== P ==
// ClockTest
module ClockTest(
	input clk,
	input rst,
	input btn,
	output reg [6:0] seg,  
	output reg [3:0] an,
	output reg buttons_pressed, 
	output reg buttons_released 
);
	wire is_divisible;  
   reg [7:0] counter;  
   reg [35:0] cnt;	 
   wire buttons_out;
	reg buttons_out_prev;
   wire [6:0] segments [15:0];  
	reg [3:0] ones;  
   reg [3:0] tens;  
	reg [3:0] s_ones;  
	reg [3:0] s_tens;  
   reg [6:0] refresh_counter;  
   reg refresh_flag;	 
   reg [7:0] clk_display;  
      assign segments[0] = 7'b1000000;   
      assign segments[1] = 7'b1111001;   
      assign segments[2] = 7'b0100100;   
      assign segments[3] = 7'b0110000;   
      assign segments[4] = 7'b0011001;   
      assign segments[5] = 7'b0010010;   
      assign segments[6] = 7'b0000010;   
      assign segments[7] = 7'b1111000;   
      assign segments[8] = 7'b0000000;   
      assign segments[9] = 7'b0010000;   
      assign segments[10] = 7'b0001000;  
      assign segments[11] = 7'b0000011;  
      assign segments[12] = 7'b1000110;  
      assign segments[13] = 7'b0100001;  
      assign segments[14] = 7'b0000110;  
      assign segments[15] = 7'b0001110;  
   button_debounce debounce (
		.clk(clk),
		.rst(rst),
		.button_in(btn),
		.button_out(buttons_out)
   );
   operatorremainder remainder (
        .n(cnt),
        .is_multiple(is_divisible)
    );
   always @ (posedge clk or posedge rst) begin
      if (rst) begin  
         cnt <= 0;
         counter <= 0;
			ones <= 0;
			tens <= 0;
			s_ones <= 0;
			s_tens <= 0;
			clk_display <= 0;
			buttons_out_prev <= 0;
			buttons_pressed <= 0;
			buttons_released <= 0;
      end else begin
			if(cnt == 1_200_000 -1) begin 
				cnt <= 0;
				ones <= 0;
				tens <= 0;
				s_ones <= 0;
				s_tens <= 0;
				clk_display <= 0;
			end else begin
			if (is_divisible) begin 
				if(clk_display == 60) begin
					s_ones <= 0;
					s_tens <= 0;
				end else begin
					clk_display <= clk_display+1;
					if(s_ones == 9) begin
						s_ones <= 0;
  ...
For scale: ~5700 cells after synthesis, roughly 35000 um2 of cells after synthesis.
Settings: LEC_CHECK=0, ABC_AREA=1, CAP_MARGIN=20, CORE_MARGIN=2, CORE_UTILIZATION=72, CTS_CLUSTER_SIZE=72, MAX_ROUTING_LAYER=met4, PLACE_DENSITY_LB_ADDON=0.01, SETUP_SLACK_MARGIN=3.57, SLEW_MARGIN=20; clock period 25.9 ns.
run.sh (not shown) runs the stock make flow with config.mk's settings and CLKGATE_MAP_FILE=.
P: it failed with a tool error in global routing (5_1_grt), so there are no final results.
### P -> Q
Settings: CTS_CLUSTER_SIZE no longer set, was 72; SETUP_SLACK_MARGIN now 2.71, was 3.57.
## What came out
Diff P -> Q: CTS buffer count held, initial core utilization held, tally of buffers added on design ports held.
Q and P ended up with roughly the same maximum level of the CTS H-tree.
Cell count listed in synth_stat.txt of Q is on par with P.
Post-cts resize count was higher in P than in Q.
Delta (Q minus P): count of buffers added by post-CTS timing repair for setup -37%; post-placement cell count ~0 delta.
The final layout from Q, which completed every stage, passed the timing, design-rule and antenna checks at the end of the flow.
[compare] base=P new=Q: area of the synthesized netlist per yosys stat flat, cell area after placement saw little to no change.
For R, these inputs were changed with respect to Q:
Settings: CTS_CLUSTER_SIZE newly set to 79; SETUP_SLACK_MARGIN changed from 2.71 to 3.85; MAX_ROUTING_LAYER removed (was met4).
### Flow results
R did not finish: a tool error stopped it during global routing (5_1_grt).
As far as number of cells after detailed placement is concerned, Q and R perform about the same.
In the reports for R and Q, the smaller detailed-placement wirelength estimate belongs to R.
Re clock sink count: no difference whatsoever between R and Q.
For S, these inputs were changed with respect to R:
Settings: CTS_CLUSTER_SIZE no longer set, was 79; SETUP_SLACK_MARGIN no longer set, was 3.85; ABC_AREA no longer set, was 1; PLACE_DENSITY_LB_ADDON no longer set, was 0.01; CORE_UTILIZATION now 40, was 72; the clock period (ns, I/O delays scaled along) now 46.0, was 25.9.
[summary]
S completed every stage of the flow, and the final layout passed the timing, design-rule and antenna checks.
The main logic family after synthesis comes out simple AND/OR/NAND/NOR gates in one run and AND-OR/OR-AND gates in the other, namely in R and S respectively.
Taking R as the reference, in S number of cell instances after yosys synthesis shows a reduction of about 25%; count of distinct cell types in the synthesized netlist shows an increase of 67%; global placer's final weighted congestion shows a reduction of 0.067; synthesized cell count shows a reduction of 1392; placement-stage cell area shows a reduction of 4300 um2.
Die size was lower in the run labelled R.
Looking at post-synthesis share of cell area spent on and, or, nand and nor gates across R and S, the one that comes out higher is R.
Diff R and S: mean post-synth cell area lower in R
Compare R and S | die height lower: R
When S is measured against R, its chip width turns out 55 um higher.
Against R, S reports a detailed placer's ending HPWL that is higher.
